## SP_wocg
module SP_wocg(
	clk,
	rst_n,
	in_valid,
	in_data,
	in_mode,
	out_valid,
	out_data
);
For scale: roughly 520 flip-flops, about 25 I/O pins, about 60000 µm² of cells after synthesis.
clock: 5.07 ns
lec_check: 0
abc_area: 1
cap_margin: 10
cell_pad_in_sites_global_placement: 0
core_margin: 2
core_utilization: 72
cts_cluster_diameter: 188
cts_cluster_size: 37
hold_slack_margin: 0.3
slew_margin: 20
synth_memory_max_bits: 16384
run.sh (not shown) runs the stock make flow with config.mk's settings and CLKGATE_MAP_FILE=.
The baseline stopped in global routing.
Rerun with:
Settings changed: CAP_MARGIN 10 to 20, CELL_PAD_IN_SITES_GLOBAL_PLACEMENT 0 to not set, CTS_CLUSTER_DIAMETER 188 to 225, CTS_CLUSTER_SIZE 37 to not set, HOLD_SLACK_MARGIN 0.3 to not set.
Clock period 5.07 ns to 2.68 ns, I/O delays scaled along.
After rerunning: The new run did not get past clock tree synthesis, error DPL-0038. Area after synthesis does not change. Synthesized cell count stays the same. Die area is unchanged.
Rerun with:
Settings changed: ABC_AREA 1 to not set, CORE_UTILIZATION 72 to 69, CTS_CLUSTER_DIAMETER 225 to not set.
Clock period 2.68 ns to 7.58 ns, I/O delays scaled along.
=>
- The changed run finished with timing, DRC and antenna clean
- synthesized cell count is lower by 19%
- die area is higher by 3.7%
- area after synthesis is lower by 0.56%


Setup of north:
Starting RTL as in the previous note.
Settings: LEC_CHECK=0, ABC_AREA=0, CAP_MARGIN=20, CORE_ASPECT_RATIO=0.91, CORE_MARGIN=2, CORE_UTILIZATION=72, CTS_CLUSTER_DIAMETER=400, CTS_CLUSTER_SIZE=98, SETUP_SLACK_MARGIN=-0.4, SLEW_MARGIN=20, SYNTH_MEMORY_MAX_BITS=16384; clock period 4.79 ns.
north did not finish; a tool error ended it in global routing (5_1_grt).
Here is what was changed in the inputs of south compared with north.
Settings: CORE_ASPECT_RATIO removed (was 0.91); ABC_AREA removed (was 0); CTS_CLUSTER_SIZE removed (was 98); CTS_CLUSTER_DIAMETER removed (was 400); CORE_UTILIZATION changed from 72 to 70; SETUP_SLACK_MARGIN removed (was -0.4); the clock period (ns, I/O delays scaled along) changed from 4.79 to 6.3.
## What came out
Re synthesized cell count: no difference whatsoever between south and north.
south vs. north: floorplan die area rose about 2.8%; synthesis area per yosys stayed essentially flat.
| total half-perimeter wirelength after legalization and detailed placement | higher: north |
Compared with north, south shows y dimension of the die higher by 6.2%.
south | stages: all done | timing, DRC, antenna: all pass
Floorplan row count was lower in north than in south.
Between south and north, number of cells in the design after placement is higher for north, south comes in under that.
--- input diff south..east ---
Settings: CORE_UTILIZATION: 70 -> 40; the clock period (ns, I/O delays scaled along): 6.3 -> 13.5.
[summary]
- Summary of east over south: total stage count of the critical path dropped 5, number of nets in the final layout shrank by 204, worst setup slack has increased.
The following lists how west was set up differently from east:
Settings: ABC_AREA: unset -> 1; CORE_UTILIZATION: 40 -> 72; the clock period (ns, I/O delays scaled along): 13.5 -> 5.25.
Notes after the runs:
west terminated abnormally: global routing (5_1_grt) reported GRT-0232. Relative to east, worst-case setup slack after placement has decreased by 6.71 ns in west. east fits on a die that is larger than the die of west. Between east and west, the proportion of synthesized chip area in sequential cells figures differ only marginally.
#### Input delta (middle over west)
Settings: setting CTS_CLUSTER_SIZE to 73 for the first time; setting PLACE_DENSITY to 0.66 for the first time; changing the clock period (ns, I/O delays scaled along) from 5.25 to 5.22.
Notes after the runs:
middle: GRT-0232 in global routing (5_1_grt) -> run aborted
Diff west..middle | count of flip-flops with a built-in enable after synthesis | unchanged
Compared with west, in middle number of CTS-inserted buffers climbed 1; number of instances resized during post-cts repair now larger; post-place instance area ~0 delta; width of the die neither gained nor lost much.
west has a lower post-CTS setup repair buffer count than middle.
Reported for middle and west, die size turned out identical to the last digit.


SP_wocg again, from the RTL that the note above started with.
Settings: LEC_CHECK=0, ABC_AREA=1, CAP_MARGIN=20, CORE_ASPECT_RATIO=1.47, CORE_MARGIN=2, CORE_UTILIZATION=72, CTS_CLUSTER_DIAMETER=225, CTS_CLUSTER_SIZE=10, PLACE_DENSITY=0.39, SETUP_SLACK_MARGIN=0.8, SLEW_MARGIN=20, SYNTH_MEMORY_MAX_BITS=16384; clock period 2.68 ns.
The baseline failed in 4_1_cts.
==> next run, changes <==
ABC_AREA = unset   (was 1)
CORE_ASPECT_RATIO = unset   (was 1.47)
CORE_UTILIZATION = 40   (was 72)
CTS_CLUSTER_DIAMETER = unset   (was 225)
CTS_CLUSTER_SIZE = unset   (was 10)
PLACE_DENSITY = unset   (was 0.39)
SETUP_SLACK_MARGIN = unset   (was 0.8)
clock period = 8.0 ns   (was 2.68 ns; I/O delays follow)
=> This time the run finished clean; die area came out higher by well over a third; area after synthesis is lower slightly; synthesized cell count goes down by about a fifth.
==> next run, changes <==
ABC_AREA = 1   (was unset)
CAP_MARGIN = 25   (was 20)
CELL_PAD_IN_SITES_DETAIL_PLACEMENT = 1   (was unset)
CELL_PAD_IN_SITES_GLOBAL_PLACEMENT = 1   (was unset)
CORE_MARGIN = 8   (was 2)
CORE_UTILIZATION = 39   (was 40)
GPL_TIMING_DRIVEN = 1   (was unset)
MAX_ROUTING_LAYER = met5   (was unset)
PLACE_DENSITY_LB_ADDON = 0.03   (was unset)
Result: Maximum frequency is higher by about 5%. Die size increases by about 9%. Cell count is higher by 21%. Routed wire length climbs by about 15%. Setup slack improved by 0.34 ns. Hold slack improves by 0.016 ns. First-iteration DRC count is lower by about 34%. Non-clock buffer count went down by 19. Clock-buffer cell count rose by 18.
==> next run, changes <==
ABC_AREA = 0   (was 1)
CORE_MARGIN = 7   (was 8)
MIN_ROUTING_LAYER = met2   (was unset)
SETUP_SLACK_MARGIN = -0.2   (was unset)
What happened:
- synthesized cell count came out lower by about a fifth
- area after synthesis came out lower slightly
- design area came out lower slightly
- global-route usage came out higher by 13 points
- clock-buffer cell count came out higher by 2
- via count came out higher by a quarter to a third
- utilization came out higher by 0.30 points
- final cell count came out lower by about a fifth


== onyx ==
SP_wocg again, from the RTL that the note above started with.
Settings: LEC_CHECK=0, ABC_AREA=1, CAP_MARGIN=10, CELL_PAD_IN_SITES_GLOBAL_PLACEMENT=0, CORE_MARGIN=2, CORE_UTILIZATION=72, CTS_CLUSTER_DIAMETER=188, CTS_CLUSTER_SIZE=80, HOLD_SLACK_MARGIN=0.3, PLACE_DENSITY_LB_ADDON=0.2, SETUP_SLACK_MARGIN=1.23, SLEW_MARGIN=20, SYNTH_MEMORY_MAX_BITS=16384; clock period 5.07 ns.
onyx did not make it past global routing, where a tool error ended it.
Inputs modified between onyx and harbor:
Settings: a deleted HOLD_SLACK_MARGIN that had been 0.3; a change of PLACE_DENSITY_LB_ADDON from 0.2 to 0.0; a change of CTS_CLUSTER_SIZE from 80 to 60; a deleted ABC_AREA that had been 1; a deleted CTS_CLUSTER_DIAMETER that had been 188; a change of SETUP_SLACK_MARGIN from 1.23 to 0.97; a change of the clock period (ns, I/O delays scaled along) from 5.07 to 6.64.
harbor -> stages 100% | layout checks FAIL | max-capacitance violations, max-slew violations, negative setup slack
Mean post-synth cell area, harbor and onyx: larger value in harbor
As far as flop and latch count out of synthesis goes, harbor and onyx are indistinguishable; the numbers are identical.
Higher number of different library cells in the post-synthesis netlist goes to harbor over onyx.
Total die area for harbor: 0.55% down relative to onyx
Input-level comparison between tundra and harbor:
Settings: swapping 72 for 70 in CORE_UTILIZATION; putting PLACE_DENSITY at 0.64 where nothing was set; swapping 0 for 1 in CELL_PAD_IN_SITES_GLOBAL_PLACEMENT; clearing PLACE_DENSITY_LB_ADDON, which used to be 0.0; swapping 60 for 37 in CTS_CLUSTER_SIZE.
[summary]
- tundra never completed; the flow aborted with a tool error in global placement without I/O.
- The flow completed for harbor, but it is not clean: the layout still shows max-capacitance violations, max-slew violations, negative setup slack.
- Taking harbor as the reference, in tundra synthesized cell count has remained practically unchanged; core area has increased.
- tundra ended with less starting density of the core than harbor.
- tundra vs harbor — vertical die dimension rose 4.1 um.
- Re area fraction in and, or, nand and nor cells after synthesis: no difference whatsoever between tundra and harbor.
- As far as floorplan net count goes, harbor and tundra are indistinguishable; the numbers are identical.
- Floorplan check, tundra vs harbor: die outline larger in tundra
- tundra -> harbor: compound-gate portion of the synthesized area delta 0, exact match


== lane 1 ==
Starting RTL as in the previous note.
export LEC_CHECK = 0
export ABC_AREA = 0
export CAP_MARGIN = 10
export CELL_PAD_IN_SITES_DETAIL_PLACEMENT = 1
export CELL_PAD_IN_SITES_GLOBAL_PLACEMENT = 3
export CORE_ASPECT_RATIO = 0.66
export CORE_MARGIN = 10
export CORE_UTILIZATION = 37
export CTS_CLUSTER_DIAMETER = 276
export GPL_TIMING_DRIVEN = 0
export MAX_ROUTING_LAYER = met4
export PLACE_DENSITY_LB_ADDON = 0.12
export SETUP_SLACK_MARGIN = -0.04
export SLEW_MARGIN = 20
export SYNTH_MEMORY_MAX_BITS = 16384
export TNS_END_PERCENT = 20
create_clock -name core_clock -period 6.64 [get_ports {clk}]
Inputs modified between lane 1 and lane 2:
==> flow/config.mk <==
export PLATFORM = sky130hd
export DESIGN_NAME = SP_wocg
export DESIGN_NICKNAME = SP_wocg
export VERILOG_FILES = /design/flow/design.v
export SDC_FILE = /design/flow/constraint.sdc
export NUM_CORES = 4
export LEC_CHECK = 0
export CAP_MARGIN = 10
export CELL_PAD_IN_SITES_GLOBAL_PLACEMENT = 1
export CORE_MARGIN = 2
export CORE_UTILIZATION = 70
export CTS_CLUSTER_SIZE = 34
export PLACE_DENSITY = 0.65
export SETUP_SLACK_MARGIN = 0.97
export SLEW_MARGIN = 20
export SYNTH_MEMORY_MAX_BITS = 16384
==> comparison <==
For lane 2, the flow was terminated by a tool error in global placement without I/O and produced no final design. Diff lane 1 -> lane 2: area of the mapped netlist stayed essentially flat; y dimension of the die moved down; die area has decreased; floorplan core density now sits higher; flop and latch count out of synthesis held. Basic-gate share of the synthesized area counting and, or, nand and nor cells came out exactly the same in lane 2 and lane 1.
The inputs of lane 3 differ from those of lane 2 as listed below.
-- flow/config.mk --
<<< lane 2, line 9
export CELL_PAD_IN_SITES_GLOBAL_PLACEMENT = 1
export CORE_MARGIN = 2
export CORE_UTILIZATION = 70
export CTS_CLUSTER_SIZE = 34
export PLACE_DENSITY = 0.65
export SETUP_SLACK_MARGIN = 0.97
export SLEW_MARGIN = 20
>>> lane 3, line 9
export CELL_PAD_IN_SITES_GLOBAL_PLACEMENT = 1
export CORE_MARGIN = 2
export CORE_UTILIZATION = 63
export PLACE_DENSITY_LB_ADDON = 0.04
export SETUP_SLACK_MARGIN = 0.97
export SLEW_MARGIN = 20
The remaining runs in lane 2 and lane 3 completed every stage, whereas lane 2 halted early.
For average instance area after synthesis, lane 3 and lane 2 come out practically identical.
Reported for lane 2 and lane 3, netlist area before placement turned out identical to the last digit.
There was hardly any difference in share of async-settable or async-resettable flops after synthesis between lane 2 and lane 3.
Looking at y dimension of the die across lane 2 and lane 3, the one that comes out higher is lane 3.
Taking lane 2 as the reference point, the initial cell density of the core of lane 3 falls by 6.6 points.
Count of standard-cell rows for lane 3 is higher than for lane 2.
Lane 2 has lower floorplan die area than lane 3.
Summary of lane 3 over lane 2: post-synthesis mux area share neither gained nor lost much; area of the core rose by 10%; die span in x shows an increase of 16 um; number of synthesized register bits barely changed.
--- input diff lane 3..lane 4 ---
==> flow/config.mk <==
export PLATFORM = sky130hd
export DESIGN_NAME = SP_wocg
export DESIGN_NICKNAME = SP_wocg
export VERILOG_FILES = /design/flow/design.v
export SDC_FILE = /design/flow/constraint.sdc
export NUM_CORES = 4
export LEC_CHECK = 0
export CAP_MARGIN = 10
export CELL_PAD_IN_SITES_GLOBAL_PLACEMENT = 0
export CORE_MARGIN = 2
export CORE_UTILIZATION = 70
export PLACE_DENSITY = 0.64
export SETUP_SLACK_MARGIN = 0.97
export SLEW_MARGIN = 20
export SYNTH_MEMORY_MAX_BITS = 16384
- Comparing lane 4 and lane 3, first-iteration DRC count is lower on lane 3.
- Per the comparison of lane 4 with lane 3, number of signal-net buffers in the layout lost 6; total length of routed wires now larger.
- Sort lane 4 and lane 3 by tapcell count asc -> top: lane 4
- In the reports for lane 4 and lane 3, the larger hold slack belongs to lane 3.


Starting RTL as in the previous note.
export LEC_CHECK = 0
export CAP_MARGIN = 20
export CORE_MARGIN = 2
export CORE_UTILIZATION = 72
export CTS_CLUSTER_DIAMETER = 33
export CTS_CLUSTER_SIZE = 21
export SETUP_SLACK_MARGIN = 0.95
export SLEW_MARGIN = 20
export SYNTH_MEMORY_MAX_BITS = 16384
create_clock -name core_clock -period 3.22 [get_ports {clk}]
The first run failed in 4_1_cts with DPL-0038.
Change:
- CORE_UTILIZATION: 72 -> 40
- CTS_CLUSTER_DIAMETER: 33 -> unset
- CTS_CLUSTER_SIZE: 21 -> unset
- SETUP_SLACK_MARGIN: 0.95 -> unset
- clock period: 3.22 -> 7.58 ns (I/O delays scaled with it)
=> The changed run produced a clean layout. Die size grows by 79%. Synthesized cell count is unchanged. Area after synthesis stays the same.
Change:
- CORE_UTILIZATION: 40 -> 39
- GPL_TIMING_DRIVEN: unset -> 0
- clock period: 7.58 -> 8.0 ns (I/O delays scaled with it)
=>
- global-route usage is about the same
- clock skew drops by 0.015 ns
- design area climbs by about 0.8%
- die area climbs by 2.5%
- wire length climbs by about 4%
- core utilization drops by 0.82 points
- final cell count climbs by 2.9%
- synthesized area is unchanged
- worst setup slack gets worse by 0.14 ns
Change:
- CORE_UTILIZATION: 39 -> 11
- GPL_TIMING_DRIVEN: 0 -> unset
- clock period: 8.0 -> 9.77 ns (I/O delays scaled with it)
Result:
- The changed run went through all stages and came out clean
- routed wire length went down by 3.5%
- worst hold slack improved by 0.021 ns
- first-iteration DRC count went down by 4.7%
- die size went up to 3.5 times its value
- core utilization went down by 30 points
- final area went up by about 9%
- global-route usage went down by 18 points
- count of clock-buffer cells in the layout went down by 20


red:
SP_wocg again, from the RTL that the note above started with.
Settings: LEC_CHECK=0, CAP_MARGIN=40, CORE_MARGIN=2, CORE_UTILIZATION=72, CTS_CLUSTER_DIAMETER=213, CTS_CLUSTER_SIZE=100, SETUP_SLACK_MARGIN=1.12, SLEW_MARGIN=20, SYNTH_MEMORY_MAX_BITS=16384, TNS_END_PERCENT=10; clock period 4.76 ns.
red did not run to completion, as it errored out during 5_1_grt.
Inputs modified between red and blue:
Settings: a deleted TNS_END_PERCENT that had been 10; a change of CORE_UTILIZATION from 72 to 70; a deleted CTS_CLUSTER_DIAMETER that had been 213; a deleted CTS_CLUSTER_SIZE that had been 100; a deleted SETUP_SLACK_MARGIN that had been 1.12; a change of CAP_MARGIN from 40 to 20; a change of the clock period (ns, I/O delays scaled along) from 4.76 to 6.35.
==> comparison <==
[compare] base=red new=blue: post-place instance area -14%; number of buffers between clock root and the deepest sink ~0 delta.
Comparing worst slack at placement for blue and red, the smaller number came from red.
blue finished every stage and its layout cleared the timing, design-rule and antenna checks.
blue vs red, die outline area went up by about 2.8%.
blue: row count 2 above red
There was hardly any difference in synthesized chip area reported by yosys between red and blue.
Fraction of the core area occupied by cells at floorplan: lower on blue
Setup changes, blue to green
Settings: CTS_CLUSTER_SIZE: unset -> 36; CAP_MARGIN: 20 -> 0; the clock period (ns, I/O delays scaled along): 6.35 -> 5.29.
--- outcome ---
In the summary table, green is marked failed, with error GRT-0232 raised in 5_1_grt.
green -> blue: fraction of registers with async set or reset after synthesis delta 0, exact match
Per the comparison of green with blue, number of setup buffers added after CTS shows an increase of 218; post-CTS resize count shows an increase of 624.
The standard cell area after detailed placement in blue is 0.887 times that in green.
Delta (green minus blue): H-tree depth has decreased; pre-CTS setup slack shows a reduction of 0.55 ns; detailed-placement wirelength estimate moved up.
Routability congestion estimate from global placement shrinks slightly when moving from blue to green.
The number of buffers created by CTS reported for green is smaller than that of blue by 8.
Yosys stat chip area: blue vs green identical
Edits applied to the flow inputs when going from green to orange:
Settings: setting SETUP_SLACK_MARGIN to 0.97 for the first time; changing CAP_MARGIN from 0 to 10; setting CELL_PAD_IN_SITES_GLOBAL_PLACEMENT to 1 for the first time; setting PLACE_DENSITY to 0.64 for the first time; changing the clock period (ns, I/O delays scaled along) from 5.29 to 6.64.
==> comparison <==
- Diff green..orange | area share of xor/xnor cells in the synthesized design | negligible
- The die area of green and that of orange are within noise of each other.
- The post-synthesis net count was comparable across orange and green.
- Stage in which a tool error killed orange: 3_1_place_gp_skip_io.
- Re number of instances in the synthesized netlist: no difference whatsoever between green and orange.
- Delta (orange minus green): simple-gate area share of the yosys netlist held, per-instance average area after synthesis did not really move, chip area line of the yosys report flat, synthesized area neither gained nor lost much.
- The die span in y of green and that of orange are within noise of each other.
- orange and green ended up with roughly the same floorplan core area.
For purple, these inputs were changed with respect to orange:
Settings: CTS_CLUSTER_SIZE: 36 -> unset; CELL_PAD_IN_SITES_GLOBAL_PLACEMENT: 1 -> 3; CELL_PAD_IN_SITES_DETAIL_PLACEMENT: unset -> 0; ABC_AREA: unset -> 1; CTS_CLUSTER_DIAMETER: unset -> 276; CORE_ASPECT_RATIO: unset -> 0.66; PLACE_DENSITY_LB_ADDON: unset -> 0.04; CORE_UTILIZATION: 70 -> 63; TNS_END_PERCENT: unset -> 15; MAX_ROUTING_LAYER: unset -> met4; CORE_MARGIN: 2 -> 7; PLACE_DENSITY: 0.64 -> unset.
Notes after the runs:
- purple never completed, since it errored out during 3_1_place_gp_skip_io.
- Relative to orange, the post-synthesis mux area share of purple is lower by 6.4 points.
- Diff purple..orange | arithmetic-cell share of the synthesized area counting full adders, half adders and majority gates | negligible
- Diff orange -> purple | number of distinct standard cells referenced by the synthesized netlist | down by more than a quarter
- Delta (purple minus orange): mean area per synthesized cell fell about 18%; sequential fraction of the synthesis area about even; overall die width rose 33%.
- Diff orange -> purple: yosys-reported design area after synthesis grew by 340 um^2; area of the mapped netlist grew by about 0.56%; synthesized instance count grew by 23%; number of nets in the synthesized netlist grew by 20%.
